==> trial 32 <==
==> flow/design.v <==
`timescale 1ns / 1ps
module calculator(rst, clk, en, kernel_weights, in_pix, ack, out_pix, done, write);
	input rst, clk, en, ack;
	input signed [15:0]kernel_weights, in_pix;
	output reg done;
	output reg signed [31:0]out_pix;
	reg signed [31:0]temp;
	reg [4:0]counter;
	output write;
	parameter kernel_size = 3;
	assign write = (counter == (kernel_size*kernel_size)+1);
	always @ (posedge clk) begin
		done <= 0;
		if (rst || en == 0) begin
			counter <= 0;
			temp <= 0;
		end
		else begin
			if (counter < (kernel_size*kernel_size)+2)
				counter <= counter + 1;
			if (counter >= 1 && counter <= (kernel_size*kernel_size))
				temp <= temp + (kernel_weights * in_pix);
			if (counter == (kernel_size*kernel_size)+1) begin
				out_pix <= temp;
				done <= 1;
			end
		end
	end
endmodule
`timescale 1ns / 1ps
module ctrl(clk, en, write, result_addr, base_addrA, base_addrB, addrA, addrB);
	input clk, en, write;
	output reg [13:0]addrA;
	output reg [13:0]addrB;
	input [13:0]base_addrA;
	input [13:0]result_addr;
	input [13:0]base_addrB;
	parameter img_width = 48, kernel_size = 3;
	reg [4:0]count;
	reg [2:0]i;
	always @ (posedge clk)begin
		if(en)begin
			addrA <= addrA + 1;
			addrB <= addrB + 1;
			count <= count + 1;
			if (count >= kernel_size-1) begin
				i <= i+1;
				addrA <= base_addrA + (i+1)*img_width;
				count <= 0;
			end
			if (write)begin
				addrA <= result_addr;
			end
		end
		else begin
			addrA <= base_addrA;
			addrB <= base_addrB;
			count <= 0;
			i <= 0;
		end
	end
endmodule
`timescale 1ns / 1ps
module pixelpointprocessor(rst, en, clk, ack, result_addr, base_addrA, base_addrB, in_pix, kernel_weight, done, addrA, addrB, out_pix);
	input rst, en;
	input clk, ack;
	input [13:0]base_addrA;
	input [13:0]base_addrB;
	input [13:0]result_addr;
	parameter img_width = 48, kernel_size = 3;
	output [13:0] addrA;
	output [13:0] addrB;
	output signed [31:0] out_pix;
	output done;
	wire write;
	input signed [15:0]in_pix, kernel_weight;
	ctrl #(img_width, kernel_size) C1(clk, en, write, result_addr, base_addrA, base_addrB, addrA, addrB);
	calculator #(kernel_size) calc1(rst, clk, en, kernel_weight, in_pix, ack, out_pix, done, write);
endmodule
`timescale 1ns / 1ps
module ctrl_conv2D(rst, en_conv2d, clk, done, base_result_addr, pix_base_addr, kernel_base_addr, pix_addr, kernel_addr, en, ack, result_addr, completed);
	input rst, en_conv2d, clk, done;
	input [13:0]kernel_base_addr;
	input [13:0]pix_base_addr, base_result_addr;
	output reg [13:0]result_addr;
	output reg [13:0]pix_addr;
	output reg [13:0]kernel_addr;
	parameter img_width = 48, kernel_size = 3;
	localparam out_width = img_width - kernel_size + 1;
	output reg en, completed;
	reg busy;
	reg [6:0]col;
	reg [6:0]row;
	output reg ack;
	always @ (posedge clk)begin
		ack <= 0;
		completed <= 0;
		if (rst) begin
			busy <= 0;
			en <= 0;
			pix_addr <= 0;
			kernel_addr <= 0;
			result_addr <= 0;
		end
		else if (!busy) begin
			if (en_conv2d) begin
				busy <= 1;
				pix_addr <= pix_base_addr;
				kernel_addr <= kernel_base_addr;
				result_addr <= base_result_addr;
				col <= 0;
				row <= 0;
			end
		end
		else if (done) begin
			ack <= 1;
			en <= 0;
			result_addr <= result_addr + 1;
			if (col < out_width-1) begin
				col <= col + 1;
				pix_addr <= pix_addr + 1;
			end
			else begin
				col <= 0;
				row <= row + 1;
				pix_addr <= pix_addr + kernel_size;
			end
			if (col == out_width-1 && row == out_width-1) begin
				busy <= 0;
				completed <= 1;
			end
		end
		else if (!en) begin
			en <= 1;
		end
	end
endmodule
`timescale 1ns / 1ps
module Convolution2D(clk, rst, en_conv2d, base_result_addr, pix_base_addr, kernel_base_addr,
							in_pix, completed, pix_done, addrA, addrB, out_pix, kernel_weight
							);
	input signed[15:0]in_pix, kernel_weight;
	input clk, rst, en_conv2d;
	input [13:0]kernel_base_addr;
	input [13:0]pix_base_addr;
	input [13:0]base_result_addr;
	parameter img_width = 48, kernel_size = 3;
	output completed, pix_done;
	output signed[31:0] out_pix;
	output [13:0]addrA, addrB;
	wire en, ack;
	wire [13:0]pix_addr;
	wire [13:0]kernel_addr;
	wire [13:0]result_addr;
	ctrl_conv2D #(img_width, kernel_size) C2(rst, en_conv2d, clk, pix_done, base_result_addr, pix_base_addr, kernel_base_addr, pix_addr, kernel_addr, en, ack, result_addr, completed);	
	pixelpointprocessor #(img_width, kernel_size) P1(rst, en, clk, ack, result_addr, pix_addr, kernel_addr, in_pix, kernel_weight, pix_done, addrA, addrB, out_pix);
endmodule
==> flow/run.sh <==
#!/bin/bash
# the make line also repeats each setting of config.mk as NAME=value (left out here)
make -C /OpenROAD-flow-scripts/flow DESIGN_CONFIG=/design/flow/config.mk WORK_HOME=/design/flow/orfs CLKGATE_MAP_FILE= finish
==> flow/config.mk <==
export PLATFORM = sky130hd
export DESIGN_NAME = Convolution2D
export DESIGN_NICKNAME = Convolution2D
export VERILOG_FILES = /design/flow/design.v
export SDC_FILE = /design/flow/constraint.sdc
export NUM_CORES = 4
export LEC_CHECK = 0
export CAP_MARGIN = 20
export CORE_MARGIN = 2
export CORE_UTILIZATION = 70
export CTS_CLUSTER_SIZE = 37
export SETUP_SLACK_MARGIN = 1.42
export SLEW_MARGIN = 0
==> flow/constraint.sdc <==
create_clock -name core_clock -period 4.77 [get_ports {clk}]
set_input_delay 0.9540 -clock core_clock [delete_from_list [all_inputs] [get_ports {clk}]]
set_output_delay 0.9540 -clock core_clock [all_outputs]
set_load 0.01 [all_outputs]
==> trial 16: changes against trial 32 <==
--- a/flow/config.mk
+++ b/flow/config.mk
@@ -8,6 +8,6 @@
 export CAP_MARGIN = 20
 export CORE_MARGIN = 2
 export CORE_UTILIZATION = 70
-export CTS_CLUSTER_SIZE = 37
-export SETUP_SLACK_MARGIN = 1.42
-export SLEW_MARGIN = 0
+export CTS_CLUSTER_DIAMETER = 207
+export SETUP_SLACK_MARGIN = -0.53
+export SLEW_MARGIN = 20
==> flow/constraint.sdc (replaced) <==
create_clock -name core_clock -period 6.9 [get_ports {clk}]
set_input_delay 1.3800 -clock core_clock [delete_from_list [all_inputs] [get_ports {clk}]]
set_output_delay 1.3800 -clock core_clock [all_outputs]
set_load 0.01 [all_outputs]
==> build 63: changes against trial 32 <==
==> flow/config.mk (replaced) <==
export PLATFORM = sky130hd
export DESIGN_NAME = Convolution2D
export DESIGN_NICKNAME = Convolution2D
export VERILOG_FILES = /design/flow/design.v
export SDC_FILE = /design/flow/constraint.sdc
export NUM_CORES = 4
export LEC_CHECK = 0
export ABC_AREA = 1
export CAP_MARGIN = 20
export CORE_MARGIN = 2
export CORE_UTILIZATION = 72
export CTS_CLUSTER_DIAMETER = 376
export HOLD_SLACK_MARGIN = -0.09
export SETUP_SLACK_MARGIN = 1.11
export SLEW_MARGIN = 20
==> flow/constraint.sdc (replaced) <==
create_clock -name core_clock -period 4.14 [get_ports {clk}]
set_input_delay 0.8280 -clock core_clock [delete_from_list [all_inputs] [get_ports {clk}]]
set_output_delay 0.8280 -clock core_clock [all_outputs]
set_load 0.01 [all_outputs]
==> comparison table <==
Status: trial 16 failed layout checks; build 63 did not finish; trial 32 did not finish
Stage where the flow stopped: trial 16 -; build 63 global routing; trial 32 global routing
Violated checks: trial 16 setup timing; build 63 -; trial 32 -
Final weighted congestion of routability-driven global placement: trial 16 0.950; build 63 0.947; trial 32 0.898
Xor/xnor cell area share of the yosys netlist: trial 16 0.0391; build 63 0.0250; trial 32 0.0391
Area after detailed placement: trial 16 20,900 um^2; build 63 23,200 um^2; trial 32 21,400 um^2
YS chip area: trial 16 18,200 um^2; build 63 19,600 um^2; trial 32 18,200 um^2
Simple-gate share of the synthesized area: trial 16 0.162; build 63 0.199; trial 32 0.162
# placed instances: trial 16 2,492; build 63 3,033; trial 32 2,514
Floorplan core density: trial 16 0.717; build 63 0.730; trial 32 0.717
Die area: trial 16 27,300 um^2; build 63 28,600 um^2; trial 32 27,300 um^2
Yosys Instances: trial 16 1,950; build 63 2,485; trial 32 1,950
Std cell rows: trial 16 58; build 63 60; trial 32 58
Post-synth design cell area: trial 16 18,200 um^2; build 63 19,600 um^2; trial 32 18,200 um^2
Synth Area in Compound Gates: trial 16 0.0914; build 63 0.0708; trial 32 0.0914
Top cell type's share of synthesized area: trial 16 0.325; build 63 0.301; trial 32 0.325
HPWL after detailed placement: trial 16 36.8 mm; build 63 49.9 mm; trial 32 38.2 mm

========
==> run a: inputs <==
// Convolution2D: RTL as listed in full above, without the edits since
clock: 10.0 ns
lec_check: 0
cap_margin: 20
cell_pad_in_sites_global_placement: 0
core_aspect_ratio: 0.5
core_margin: 2
core_utilization: 66
cts_cluster_diameter: 154
cts_cluster_size: 100
hold_slack_margin: 0.26
slew_margin: 20
run.sh (not shown) runs the stock make flow with config.mk's settings and CLKGATE_MAP_FILE=.
==> run b (differences from run a) <==
CELL_PAD_IN_SITES_GLOBAL_PLACEMENT = default   (was 0)
CORE_UTILIZATION = 46   (was 66)
CTS_CLUSTER_DIAMETER = 203   (was 154)
CTS_CLUSTER_SIZE = 98   (was 100)
HOLD_SLACK_MARGIN = default   (was 0.26)
PLACE_DENSITY_LB_ADDON = 0.2   (was default)
SETUP_SLACK_MARGIN = 0.29   (was default)
TNS_END_PERCENT = 30   (was default)
==> run c (differences from run a) <==
CELL_PAD_IN_SITES_GLOBAL_PLACEMENT = default   (was 0)
CORE_ASPECT_RATIO = default   (was 0.5)
CTS_CLUSTER_DIAMETER = default   (was 154)
CTS_CLUSTER_SIZE = default   (was 100)
HOLD_SLACK_MARGIN = default   (was 0.26)
==> flow/constraint.sdc (replaced) <==
create_clock -name core_clock -period 6.9 [get_ports {clk}]
set_input_delay 1.3800 -clock core_clock [delete_from_list [all_inputs] [get_ports {clk}]]
set_output_delay 1.3800 -clock core_clock [all_outputs]
set_load 0.01 [all_outputs]
==> summary.txt <==
The full implementation flow was run.

The placed cell count stands at 2555. In this design, the stage delay of the slowest critical-path cell is 0.72 ns. The run finished with no timing, DRC or antenna violations. The buffer share of cell area stands at 7.19%. The logs give a warning total of 33.

The slew at the pin closest to its max-slew limit stands at 1.04 ns. Multi-input logic gates represent a cell area share of 62.4%.
Source of the figures above: run b

==> summary.txt <==
The full implementation flow was run.

The buffer share of cell area stands at 12.4%. The placeable core region stands at 27000 µm². The main area contributors are fa_1, dfxtp_1, ha_1. The share of cell area taken by multi-input logic gates stands at 60.1%. The met2 wire length stands at 23000 µm. For reference, the top logic cell family by area is adder cells.

Leaving out filler cells and counting taps, the final layout contains 2549. Looking at the max-slew report, the worst-margin pin has a slew of 1.04 ns. The detailed placer reported the number of placed instances as 2505. The number of warnings the tools reported stands at 35. The run finished with no timing, DRC or antenna violations.
Source of the figures above: run c

==> summary.txt <==
The full implementation flow was run.

The run finished with no timing, DRC or antenna violations. Following the worst setup path forward leads to its endpoint at P1.calc1.temp[31]. The share of cell area taken by multi-input logic gates stands at 63.0%. The final report gives the standard cell area, fillers excluded, as 20400 µm².

The number of warnings the tools reported stands at 35. Buffers outside the clock tree occupy 7.41% of the routed design's cell area. The slew at the pin closest to its max-slew limit stands at 1.11 ns. The placed cell count stands at 2381.

For met1 alone, demand over resource in global routing was 42.1%. STA lists the endpoint of the worst register-to-register path as P1.calc1.temp[31]. The delay of the slowest cell on the worst path stands at 0.80 ns.
Source of the figures above: run a


========
==> inputs of build 68 <==
RTL: the design.v shown in full above, as it stands there.
==> flow/config.mk <==
export PLATFORM = sky130hd
export DESIGN_NAME = Convolution2D
export DESIGN_NICKNAME = Convolution2D
export VERILOG_FILES = /design/flow/design.v
export SDC_FILE = /design/flow/constraint.sdc
export NUM_CORES = 4
export LEC_CHECK = 0
export ABC_AREA = 0
export CAP_MARGIN = 20
export CORE_MARGIN = 2
export CORE_UTILIZATION = 40
export CTS_CLUSTER_DIAMETER = 45
export GPL_ROUTABILITY_DRIVEN = 0
export GPL_TIMING_DRIVEN = 0
export HOLD_SLACK_MARGIN = -0.07
export MAX_ROUTING_LAYER = met4
export MIN_ROUTING_LAYER = met2
export PLACE_DENSITY_LB_ADDON = 0.26
export SLEW_MARGIN = 5
==> flow/constraint.sdc <==
create_clock -name core_clock -period 10.0 [get_ports {clk}]
set_input_delay 2.0000 -clock core_clock [delete_from_list [all_inputs] [get_ports {clk}]]
set_output_delay 2.0000 -clock core_clock [all_outputs]
set_load 0.01 [all_outputs]
==> inputs of build 66, as changes to build 68 <==
ABC_AREA = not set   (was 0)
CORE_UTILIZATION = 70   (was 40)
CTS_CLUSTER_DIAMETER = 203   (was 45)
CTS_CLUSTER_SIZE = 37   (was not set)
GPL_ROUTABILITY_DRIVEN = not set   (was 0)
GPL_TIMING_DRIVEN = not set   (was 0)
HOLD_SLACK_MARGIN = not set   (was -0.07)
MIN_ROUTING_LAYER = not set   (was met2)
PLACE_DENSITY_LB_ADDON = not set   (was 0.26)
SLEW_MARGIN = 20   (was 5)
==> flow/constraint.sdc (replaced) <==
create_clock -name core_clock -period 5.99 [get_ports {clk}]
set_input_delay 1.1980 -clock core_clock [delete_from_list [all_inputs] [get_ports {clk}]]
set_output_delay 1.1980 -clock core_clock [all_outputs]
set_load 0.01 [all_outputs]
==> inputs of build 29, as changes to build 68 <==
ABC_AREA = not set   (was 0)
CORE_UTILIZATION = 58   (was 40)
CTS_CLUSTER_DIAMETER = not set   (was 45)
GPL_ROUTABILITY_DRIVEN = not set   (was 0)
GPL_TIMING_DRIVEN = not set   (was 0)
HOLD_SLACK_MARGIN = not set   (was -0.07)
MAX_ROUTING_LAYER = not set   (was met4)
MIN_ROUTING_LAYER = not set   (was met2)
PLACE_DENSITY_LB_ADDON = not set   (was 0.26)
SLEW_MARGIN = 20   (was 5)
==> flow/constraint.sdc (replaced) <==
create_clock -name core_clock -period 6.9 [get_ports {clk}]
set_input_delay 1.3800 -clock core_clock [delete_from_list [all_inputs] [get_ports {clk}]]
set_output_delay 1.3800 -clock core_clock [all_outputs]
set_load 0.01 [all_outputs]
==> results <==
- Build 68 went through all stages and came out clean. Build 66 finished with setup timing left. Build 29 passed the timing, design-rule and antenna checks.
- Against build 66, the worst setup slack of build 68 is higher by 3.0 ns.
- Sequential cell count is the same in build 29 and build 66.
- In synthesized cell count, build 29 and build 66 do not differ.
- The lowest sequential share of layout area belongs to build 66, the highest to build 68.
- The highest cell area belongs to build 66, the lowest to build 68.

========
==> v29 <==
RTL: the design.v shown in full above, as it stands there.
export LEC_CHECK = 0
export CAP_MARGIN = 20
export CORE_MARGIN = 2
export CORE_UTILIZATION = 70
export CTS_CLUSTER_DIAMETER = 28
export CTS_CLUSTER_SIZE = 37
export SETUP_SLACK_MARGIN = 1.42
export SLEW_MARGIN = 20
create_clock -name core_clock -period 4.77 [get_ports {clk}]
==> v30: changes against v29 <==
--- a/flow/config.mk
+++ b/flow/config.mk
@@ -7,8 +7,7 @@
 export LEC_CHECK = 0
 export CAP_MARGIN = 20
 export CORE_MARGIN = 2
-export CORE_UTILIZATION = 70
-export CTS_CLUSTER_DIAMETER = 28
-export CTS_CLUSTER_SIZE = 37
-export SETUP_SLACK_MARGIN = 1.42
+export CORE_UTILIZATION = 68
+export CTS_CLUSTER_DIAMETER = 341
+export CTS_CLUSTER_SIZE = 24
 export SLEW_MARGIN = 20
==> flow/constraint.sdc (replaced) <==
create_clock -name core_clock -period 4.42 [get_ports {clk}]
set_input_delay 0.8840 -clock core_clock [delete_from_list [all_inputs] [get_ports {clk}]]
set_output_delay 0.8840 -clock core_clock [all_outputs]
set_load 0.01 [all_outputs]
==> v21: changes against v29 <==
--- a/flow/config.mk
+++ b/flow/config.mk
@@ -7,8 +7,7 @@
 export LEC_CHECK = 0
 export CAP_MARGIN = 20
 export CORE_MARGIN = 2
-export CORE_UTILIZATION = 70
-export CTS_CLUSTER_DIAMETER = 28
+export CORE_UTILIZATION = 68
 export CTS_CLUSTER_SIZE = 37
-export SETUP_SLACK_MARGIN = 1.42
+export SETUP_SLACK_MARGIN = -0.37
 export SLEW_MARGIN = 20
==> flow/constraint.sdc (replaced) <==
create_clock -name core_clock -period 4.81 [get_ports {clk}]
set_input_delay 0.9620 -clock core_clock [delete_from_list [all_inputs] [get_ports {clk}]]
set_output_delay 0.9620 -clock core_clock [all_outputs]
set_load 0.01 [all_outputs]
==> v26: changes against v29 <==
--- a/flow/config.mk
+++ b/flow/config.mk
@@ -7,8 +7,5 @@
 export LEC_CHECK = 0
 export CAP_MARGIN = 20
 export CORE_MARGIN = 2
-export CORE_UTILIZATION = 70
-export CTS_CLUSTER_DIAMETER = 28
-export CTS_CLUSTER_SIZE = 37
-export SETUP_SLACK_MARGIN = 1.42
+export CORE_UTILIZATION = 60
 export SLEW_MARGIN = 20
==> flow/constraint.sdc (replaced) <==
create_clock -name core_clock -period 4.42 [get_ports {clk}]
set_input_delay 0.8840 -clock core_clock [delete_from_list [all_inputs] [get_ports {clk}]]
set_output_delay 0.8840 -clock core_clock [all_outputs]
set_load 0.01 [all_outputs]
==> comparison table <==
| quantity | v30 | v21 | v26 | v29 |
|---|---|---|---|---|
| Result of the run | failed layout checks | failed layout checks | failed layout checks | did not finish |
| Stage where the flow stopped | - | - | - | global routing |
| Violated checks | negative setup slack | negative setup slack | negative setup slack | - |
| Number of buffers and inverters on the critical path | 8 | 5 | 9 | - |
| Number of warnings in the stage logs | 38 | 38 | 38 | - |
| Final Skew | 0.0201 ns | 0.0233 ns | 0.0130 ns | - |
| Crit path launch type | input port | input port | input port | - |
| Terminus of the critical flop-to-flop path | P1.calc1.temp[27] | P1.calc1.temp[19] | P1.calc1.temp[23] | - |
| Final GP Congestion | 0.896 | 0.930 | 0.915 | 0.898 |
| Worst-case hold path end point | C2.kernel_addr[0] | P1.C1.count[0] | C2.kernel_addr[0] | - |
| Fill count | 1,053 | 1,358 | 1,923 | - |
| Via density per instance | 6.45 | 5.83 | 5.47 | - |
| CTS clock-pin slew for the worst setup and hold paths | 0.09 ns | 0.07 ns | 0.07 ns | - |
| Placed Cells incl. Taps | 2,549 | 2,516 | 2,606 | 2,514 |
| Critical path arrival | 6.81 ns | 6.40 ns | 6.35 ns | - |
